==> inputs of trial 50 <==
==> flow/design.v <==
`timescale 1ns/10ps
module CannyEdge(dAddrRegRow, dAddrRegCol, bWE, bCE, InData, OutData,
	OPMode, bOPEnable, dReadReg, dWriteReg,	clk, rst_b);
	input 	[2:0]						dAddrRegRow, dAddrRegCol;  
	input									bWE, bCE;  
	input 	[8-1:0] 	InData;
	output 	[8-1:0] 	OutData;
	reg     	[8-1:0] 	OutData;
	input 	[2:0]						OPMode;   
	input 								bOPEnable;  
	input 	[3:0]						dReadReg, dWriteReg;
	input									clk, rst_b;
	reg   [8-1:0]			regX[0:24];	 
	reg 	[8-1:0]			regY[0:24];	 
	reg 	[8-1:0]			regZ[0:24];	 
	wire 	[8-1:0]			gf[0:24];	 
	wire signed [31:0]	sobelX[0:8]; 
	wire signed [31:0]	sobelY[0:8]; 
	reg 	[8-1:0]			Out_gf, Out_gradient, Out_direction, Out_bThres;
	parameter 							dThresHigh = 15;
	parameter							dThresLow = 10;
	reg 		[31:0]					tpSum, Sum;
	reg		[1:0]						IntSignal;
	reg signed	 	[31:0] 			Gx, Gy, fGx, fGy, Gxadd, Gyadd, Gxyadd, fGx_t;
	reg signed	[1:0]					dx, dy;
	integer 								i, j, k;
	assign gf[0] =1;  assign gf[1] =3;  assign gf[2]=4;   assign gf[3]=3;   assign gf[4]=1;
	assign gf[5] =3;  assign gf[6] =7;  assign gf[7]=10;  assign gf[8]=7;   assign gf[9]=3;
	assign gf[10]=4;  assign gf[11]=10; assign gf[12]=16; assign gf[13]=10; assign gf[14]=4;
	assign gf[15]=3;  assign gf[16]=7;  assign gf[17]=10; assign gf[18]=7;  assign gf[19]=3;
	assign gf[20]=1;  assign gf[21]=3;  assign gf[22]=4;  assign gf[23]=3;  assign gf[24]=1;
	assign sobelX[0]=-1;	assign sobelX[1]=0; assign sobelX[2]=1;
	assign sobelX[3]=-2;	assign sobelX[4]=0; assign sobelX[5]=2;
	assign sobelX[6]=-1;	assign sobelX[7]=0; assign sobelX[8]=1;
	assign sobelY[0]=1;	assign sobelY[1]=2; assign sobelY[2]=1;
	assign sobelY[3]=0;	assign sobelY[4]=0; assign sobelY[5]=0;
	assign sobelY[6]=-1;	assign sobelY[7]=-2; assign sobelY[8]=-1;
	always @(posedge clk or negedge rst_b)
		begin
			if(!rst_b)
				IntSignal <= 2'b00;
			else if(bCE==1'b0)
				IntSignal <= IntSignal;
			else if(bOPEnable==1'b1)
				IntSignal <= 2'b00;
			else if(OPMode == 0)
				IntSignal <= (IntSignal == 2'b00) ? 2'b01 : (IntSignal == 2'b01) ? 2'b00 : IntSignal;
			else if(OPMode == 1)
				IntSignal <= IntSignal + 2'b01;
			else if(OPMode == 2 || OPMode == 3)
				IntSignal <= (IntSignal == 2'b00) ? 2'b01 : (IntSignal == 2'b01) ? 2'b00 : IntSignal;
			else
				IntSignal <= IntSignal;
		end
	always @(posedge clk)
		begin
			if(!rst_b) 
				begin
				end
			else if(bCE==1'b0 && bWE==1'b0) 
				begin
					if(dWriteReg == 0)
						regX[dAddrRegRow*5+dAddrRegCol] <= InData;
					else if(dWriteReg == 1)
						regY[dAddrRegRow*5+dAddrRegCol] <= InData;
					else if(dWriteReg == 2)
						regZ[dAddrRegRow*5+dAddrRegCol] <= InData;
				end
			else if(bCE==1'b0 && bWE==1'b1)
				begin
					if(dReadReg == 0)
						OutData <= Out_gf;
					else if(dReadReg == 1)
						OutData <= Out_gradient;
					else if(dReadReg == 2)
						OutData <= Out_direction;
					else if(dReadReg == 3)
						OutData <= regX[dAddrRegRow*5+dAddrRegCol];
					else if(dReadReg == 4)
						OutData <= Out_bThres;
				end
			else
				begin
					if(bOPEnable==1'b0)
						begin
							if(OPMode == 0)
								begin
									if(IntSignal == 2'b00)	
										begin
											tpSum = 0;
											for(i=0; i<25; i=i+1)
												begin
													Sum = regX[i]*gf[i];
													tpSum = tpSum + Sum;
												end
										end
									else if(IntSignal == 2'b01) 
										begin
										 Out_gf <= (tpSum>>7);
										end
									else 
										begin
											Out_gf <= Out_gf;
										end
								end
							else if(OPMode == 1)
								begin
									if(IntSignal == 2'b00)	
										begin
											Gx = 0;
											Gy = 0;
											for (j=0; j<3; j=j+1)
												for (k=0; k<3; k=k+1)
													begin
														Gxadd = regX[j*5+k]*sobelX[j*3+k];
														Gx = Gx + Gxadd;
														Gyadd = regX[j*5+k]*sobelY[j*3+k];
														Gy = Gy + Gyadd;
													end 
										end
									else if(IntSignal == 2'b01) 
										begin
											if(Gx<0 && Gy<0)
												begin
													Gxyadd = (-Gx) + (-Gy);
												end
											else if(Gx>0 && Gy<0)
												begin
													Gxyadd = Gx + (-Gy);
												end
											else if(Gx<0 && Gy>0)
												begin
													Gxyadd = (-Gx) + Gy;
												end
											else 
												begin
													Gxyadd = Gx + Gy;
												end
											if(Gxyadd < 0)	Gxyadd = -Gxyadd;
											Out_gradient <= (Gxyadd>>3);
										end	
									else if(IntSignal == 2'b10) 
										begin
											if(Gy < 0)
												begin
													fGx <= -Gx;
													fGy <= -Gy;
												end
											else
												begin
													fGx <= Gx;
													fGy <= Gy;
												end
										end
									else if(IntSignal == 2'b11) 
										begin
											if(fGx >= 0)
												begin
													fGx_t = (5*fGx)>>1;
													if(fGx_t < 0) fGx_t = -fGx_t;
													if(fGy <= (fGx>>1))
														begin
															Out_direction <= 0;
														end
													else if(fGy <= fGx_t)
														begin
															Out_direction <= 45;
														end
													else
														begin
															Out_direction <= 90;
														end
												end
											else  
												begin
													fGx_t = ((-5)*fGx)>>1;
													if(fGx_t < 0) fGx_t = -fGx_t;
													if(fGy <= ((-fGx)>>1))
														begin
															Out_direction <= 0;
														end
													else if(fGy <= fGx_t)
														begin
															Out_direction <= 135;
														end
													else
														begin
															Out_direction <= 90;
														end
												end
										end
								end
							else if(OPMode == 2)
								begin
									if(IntSignal == 2'b00) 
										begin
											if(regY[6] == 0)
												begin
													dx <= 1;
													dy <= 0;
												end
											else if(regY[6] == 45)
												begin
													dx <= 1;
													dy <= -1;
												end
											else if(regY[6] == 90)
												begin
													dx <= 0;
													dy <= -1;
												end
											else 
												begin
													dx <= -1;
													dy <= -1;
												end
										end
									else if(IntSignal == 2'b01) 
										begin
											if(regX[6]>=regX[(1+dy)*5+dx+1] && regX[6]>=regX[(1-dy)*5-dx+1])
												begin
													regX[(1+dy)*5+dx+1] <= 0;
													regX[(1-dy)*5-dx+1] <= 0;
												end
											else
												begin
													regX[6] <= 0;
												end
										end
								end
							else if(OPMode == 3)
								begin
									if(IntSignal == 2'b00) 
										begin
											if(regY[6] == 0)
												begin
													dx <= 0;
													dy <= -1;
												end
											else if(regY[6] == 45)
												begin
													dx <= -1;
													dy <= -1;
												end
											else if(regY[6] == 90)
												begin
													dx <= 1;
													dy <= 0;
												end
											else 
												begin
													dx <= 1;
													dy <= -1;
												end
										end	
									else if(IntSignal == 2'b01) 
										begin
											if(regX[6] >= dThresHigh)		 
												Out_bThres <= 1;
											else if(regX[6] <= dThresLow)		 
												Out_bThres <= 0;
											else					 
												begin
													if(regX[6-5*dy-dx] >= dThresHigh || regX[6+5*dy+dx] >= dThresHigh)
														Out_bThres <= 1;
													else if(regZ[6-5*dy-dx] == 1 || regZ[6+5*dy+dx] == 1)
														Out_bThres <= 1;
													else
														Out_bThres <= 0;
												end
										end
								end
						end	
				end  
		end
endmodule
==> flow/run.sh <==
#!/bin/bash
# the make line also repeats each setting of config.mk as NAME=value (left out here)
make -C /OpenROAD-flow-scripts/flow DESIGN_CONFIG=/design/flow/config.mk WORK_HOME=/design/flow/orfs CLKGATE_MAP_FILE= finish
==> flow/config.mk <==
export PLATFORM = sky130hd
export DESIGN_NAME = CannyEdge
export DESIGN_NICKNAME = CannyEdge
export VERILOG_FILES = /design/flow/design.v
export SDC_FILE = /design/flow/constraint.sdc
export NUM_CORES = 4
export LEC_CHECK = 0
export CAP_MARGIN = 20
export CORE_MARGIN = 2
export CORE_UTILIZATION = 72
export PLACE_DENSITY = 0.6
export SLEW_MARGIN = 20
export TNS_END_PERCENT = 5
==> flow/constraint.sdc <==
create_clock -name core_clock -period 12.1 [get_ports {clk}]
set_input_delay 2.4200 -clock core_clock [delete_from_list [all_inputs] [get_ports {clk}]]
set_output_delay 2.4200 -clock core_clock [all_outputs]
set_load 0.01 [all_outputs]
==> inputs of trial 27, as changes to trial 50 <==
--- a/flow/config.mk
+++ b/flow/config.mk
@@ -5,9 +5,11 @@
 export SDC_FILE = /design/flow/constraint.sdc
 export NUM_CORES = 4
 export LEC_CHECK = 0
+export ABC_AREA = 1
 export CAP_MARGIN = 20
 export CORE_MARGIN = 2
 export CORE_UTILIZATION = 72
-export PLACE_DENSITY = 0.6
+export CTS_CLUSTER_DIAMETER = 94
+export PLACE_DENSITY_LB_ADDON = 0.07
+export SETUP_SLACK_MARGIN = 2.3
 export SLEW_MARGIN = 20
-export TNS_END_PERCENT = 5
==> flow/constraint.sdc (replaced) <==
create_clock -name core_clock -period 7.99 [get_ports {clk}]
set_input_delay 1.5980 -clock core_clock [delete_from_list [all_inputs] [get_ports {clk}]]
set_output_delay 1.5980 -clock core_clock [all_outputs]
set_load 0.01 [all_outputs]
==> comparison table <==
Adders+Majority by Area: trial 50 35.7%; trial 27 33.9%
Placed cell count: trial 50 7744; trial 27 10359
Placer's final routability congestion estimate: trial 50 1.12; trial 27 1.13
Number of distinct standard cells referenced by the synthesized netlist: trial 50 91; trial 27 65
DIE HEIGHT: trial 50 310 µm; trial 27 318 µm
Post-Syn Area per Cell: trial 50 10.3 µm²; trial 27 7.97 µm²
Netlist area before placement: trial 50 67600 µm²; trial 27 71000 µm²
Area of placed instances: trial 50 69500 µm²; trial 27 75800 µm²
Number of nets at floorplan: trial 50 8068; trial 27 10419
Number of instances resized during post-cts repair: trial 50 0; trial 27 318
Setup Slack @ Placement: trial 50 2.03 ns; trial 27 -0.591 ns
Number of cell rows: trial 50 112; trial 27 115
Chip Footprint: trial 50 96300 µm²; trial 27 101000 µm²
Status: trial 50 complete, no violations; trial 27 did not finish
Stage where the flow stopped: trial 50 -; trial 27 global routing (5_1_grt)
Post-detail-place hpwl: trial 50 168000 µm; trial 27 192000 µm

---

==> inputs of build 1 <==
Starts from the design.v that is shown in full above.
Settings: LEC_CHECK=0, ABC_AREA=1, CAP_MARGIN=20, CORE_MARGIN=2, CORE_UTILIZATION=72, CTS_CLUSTER_DIAMETER=371, CTS_CLUSTER_SIZE=99, PLACE_DENSITY=0.6, SLEW_MARGIN=20, TNS_END_PERCENT=10; clock period 6.49 ns.
run.sh (not shown) runs the stock make flow with config.mk's settings and CLKGATE_MAP_FILE=.
==> inputs of build 59, as changes to build 1 <==
--- a/flow/config.mk
+++ b/flow/config.mk
@@ -6,11 +6,9 @@
 export NUM_CORES = 4
 export LEC_CHECK = 0
-export ABC_AREA = 1
 export CAP_MARGIN = 20
 export CORE_MARGIN = 2
 export CORE_UTILIZATION = 72
-export CTS_CLUSTER_DIAMETER = 371
-export CTS_CLUSTER_SIZE = 99
+export CTS_CLUSTER_DIAMETER = 94
 export PLACE_DENSITY = 0.6
+export SETUP_SLACK_MARGIN = 1.36
 export SLEW_MARGIN = 20
-export TNS_END_PERCENT = 10
==> flow/constraint.sdc (replaced) <==
create_clock -name core_clock -period 7.99 [get_ports {clk}]
set_input_delay 1.5980 -clock core_clock [delete_from_list [all_inputs] [get_ports {clk}]]
set_output_delay 1.5980 -clock core_clock [all_outputs]
set_load 0.01 [all_outputs]
==> inputs of build 74, as changes to build 1 <==
==> flow/config.mk (replaced) <==
export PLATFORM = sky130hd
export DESIGN_NAME = CannyEdge
export DESIGN_NICKNAME = CannyEdge
export VERILOG_FILES = /design/flow/design.v
export SDC_FILE = /design/flow/constraint.sdc
export NUM_CORES = 4
export LEC_CHECK = 0
export CAP_MARGIN = 20
export CORE_MARGIN = 2
export CORE_UTILIZATION = 55
export PLACE_DENSITY = 0.6
export SLEW_MARGIN = 20
==> flow/constraint.sdc (replaced) <==
create_clock -name core_clock -period 10.4 [get_ports {clk}]
set_input_delay 2.0800 -clock core_clock [delete_from_list [all_inputs] [get_ports {clk}]]
set_output_delay 2.0800 -clock core_clock [all_outputs]
set_load 0.01 [all_outputs]
==> inputs of trial 11, as changes to build 1 <==
==> flow/config.mk (replaced) <==
export PLATFORM = sky130hd
export DESIGN_NAME = CannyEdge
export DESIGN_NICKNAME = CannyEdge
export VERILOG_FILES = /design/flow/design.v
export SDC_FILE = /design/flow/constraint.sdc
export NUM_CORES = 4
export LEC_CHECK = 0
export ABC_AREA = 1
export CAP_MARGIN = 30
export CELL_PAD_IN_SITES_DETAIL_PLACEMENT = 2
export CORE_ASPECT_RATIO = 1.17
export CORE_MARGIN = 3
export CORE_UTILIZATION = 21
export CTS_CLUSTER_SIZE = 33
export GPL_ROUTABILITY_DRIVEN = 0
export MAX_ROUTING_LAYER = met5
export MIN_ROUTING_LAYER = met1
export SETUP_SLACK_MARGIN = 2.21
export SLEW_MARGIN = 20
==> flow/constraint.sdc (replaced) <==
create_clock -name core_clock -period 16.3 [get_ports {clk}]
set_input_delay 3.2600 -clock core_clock [delete_from_list [all_inputs] [get_ports {clk}]]
set_output_delay 3.2600 -clock core_clock [all_outputs]
set_load 0.01 [all_outputs]
==> notes <==
Build 1 died in global routing (ODB-0269). Trial 11 did not get past global routing on GRT-0232. Build 59 finished with negative setup slack left. Build 74 finished clean. Between build 74 and build 59, the lower clock power is in build 74 (gap 23%, measured against build 59). Between build 74 and build 59, the lower worst setup slack is in build 59 (gap 1.6 ns). In build 59 the hold slack is lower than in build 74, by 0.0040 ns. Against build 74, the core utilization of build 59 is higher by 23 points. Cell count: build 59 is higher than build 74 (about 0.9%). Of build 59 and build 74, build 74 has the higher clock skew (gap 0.0085 ns). Register-to-register slack: build 74 is higher than build 59 (1.6 ns). In build 74 the via count is smaller than in build 59, by about 10%. Between build 74 and build 59, the lower non-clock buffer count is in build 74 (gap 419).
==> figures <==
quantity                                                                      build 59              build 74                    build 1                   trial 11
Worst setup path endpoint                                             Gx[30]$_DFFE_PP_      Gx[30]$_DFFE_PP_                          -                          -
Cells on Worst Hold Path                                                             0                     0                          -                          -
Maximum fanout encountered on the critical timing path                               3                     7                          -                          -
Number of gates on the worst path with buffers counted                              35                    31                          -                          -
Synthesized net count                                                             8068                  8068                      10419                      10419
Flip-flops                                                                         636                   636                          -                          -
Final Worst Setup Slack                                                       -1.08 ns              0.540 ns                          -                          -
Total length of routed wires                                                    222 mm                207 mm                          -                          -
Top power consumer group                                           combinational logic   combinational logic                          -                          -
Run status                                                             failed layout checks  no timing/DRC/antenna violations  aborted with a tool error  aborted with a tool error
Stage where the flow stopped                                                         -                     -             global routing             global routing
Violated checks                                                   negative setup slack                     -                          -                          -
Seq area share                                                                   0.214                 0.228                          -                          -
Transition time at the pin with the least slew margin                          1.29 ns               1.35 ns                          -                          -
Post-route insts no fill                                                          8329                  8258                          -                          -
Hold Path Class                                                   register to register  register to register                          -                          -
Switching power summed over all nets                                           6590 uW               4460 uW                          -                          -
Pre-CTS worst setup slack                                                     -1.07 ns              0.480 ns                   -2.33 ns                    5.16 ns
Max capacitance violation total                                                      0                     0                          -                          -
Per-instance average area after synthesis                                   10.3 sq um            10.3 sq um                 7.97 sq um                 7.97 sq um
Number of cells traversed by the worst register-to-register path                    35                    31                          -                          -
Worst Hold End                                                     Out_gf[2]$_DFFE_PP_   Out_gf[0]$_DFFE_PP_                          -                          -

---

==> job 6443: inputs <==
// CannyEdge: RTL as listed in full above, without the edits since
==> flow/config.mk <==
export PLATFORM = sky130hd
export DESIGN_NAME = CannyEdge
export DESIGN_NICKNAME = CannyEdge
export VERILOG_FILES = /design/flow/design.v
export SDC_FILE = /design/flow/constraint.sdc
export NUM_CORES = 4
export LEC_CHECK = 0
export CAP_MARGIN = 5
export CORE_ASPECT_RATIO = 0.71
export CORE_MARGIN = 2
export CORE_UTILIZATION = 72
export CTS_CLUSTER_DIAMETER = 135
export MAX_ROUTING_LAYER = met4
export SETUP_SLACK_MARGIN = 0.46
export SLEW_MARGIN = 20
==> flow/constraint.sdc <==
create_clock -name core_clock -period 8.55 [get_ports {clk}]
set_input_delay 1.7100 -clock core_clock [delete_from_list [all_inputs] [get_ports {clk}]]
set_output_delay 1.7100 -clock core_clock [all_outputs]
set_load 0.01 [all_outputs]
==> job 904: changes against job 6443 <==
- CAP_MARGIN: 5 -> 20
- CORE_ASPECT_RATIO: 0.71 -> unset
- CORE_UTILIZATION: 72 -> 9
- CTS_CLUSTER_DIAMETER: 135 -> unset
- MAX_ROUTING_LAYER: met4 -> unset
- PLACE_DENSITY: unset -> 0.6
- SETUP_SLACK_MARGIN: 0.46 -> unset
==> flow/constraint.sdc (replaced) <==
create_clock -name core_clock -period 18.1 [get_ports {clk}]
set_input_delay 3.6200 -clock core_clock [delete_from_list [all_inputs] [get_ports {clk}]]
set_output_delay 3.6200 -clock core_clock [all_outputs]
set_load 0.01 [all_outputs]
==> flow_summary.ini <==
; flow metrics
[outcome]
status = finished clean

[final_timing]
worst_pin_slew_ns = 1.28

[worst_hold_path]
hp-start = tpSum[11]$_DFFE_PP_

[cts]
cts_made_buffers = 71

[setup_path]
cp.depth = 38
critPathMostFrequentCell = inv_1

[finish]
finalNonFillerCells = 16500
ff_latch_area_um2 = 16500
stdcell_area_um2 = 82700

[pwr]
internal-power_mw = 3.48
comb_power_mw = 2.63

[drt]
drt_iter0_drc = 4336
the above is filed under job 904

==> flow_summary.ini <==
; flow metrics
[cts]
cts_hold_buf = 0
cts_made_buffers = 68

[final_timing]
worst_pin_slew_ns = 1.34
layout_setup_ws_ns = -0.621
setup-violations-final = 30

[drt]
drt_iter0_drc = 7289
wl_met2_um = 87500

[worst_hold_path]
hp-start = tpSum[14]$_DFFE_PP_

[finish]
num-nonclk-buffers = 356
finalNonFillerCells = 8127
stdcell_area_um2 = 75000
ff_latch_area_um2 = 16500

[global_routing]
grt_pass1_vias = 52800

[setup_path]
r2r-end = Gy[27]$_DFFE_PP_
cp.depth = 39
critPathMostFrequentCell = inv_2

[pwr]
comb_power_mw = 7.36
internal-power_mw = 7.97

[outcome]
so_faults = negative setup slack
status = failed layout checks
the above is filed under job 6443

Power and IR drop assume default switching activity.
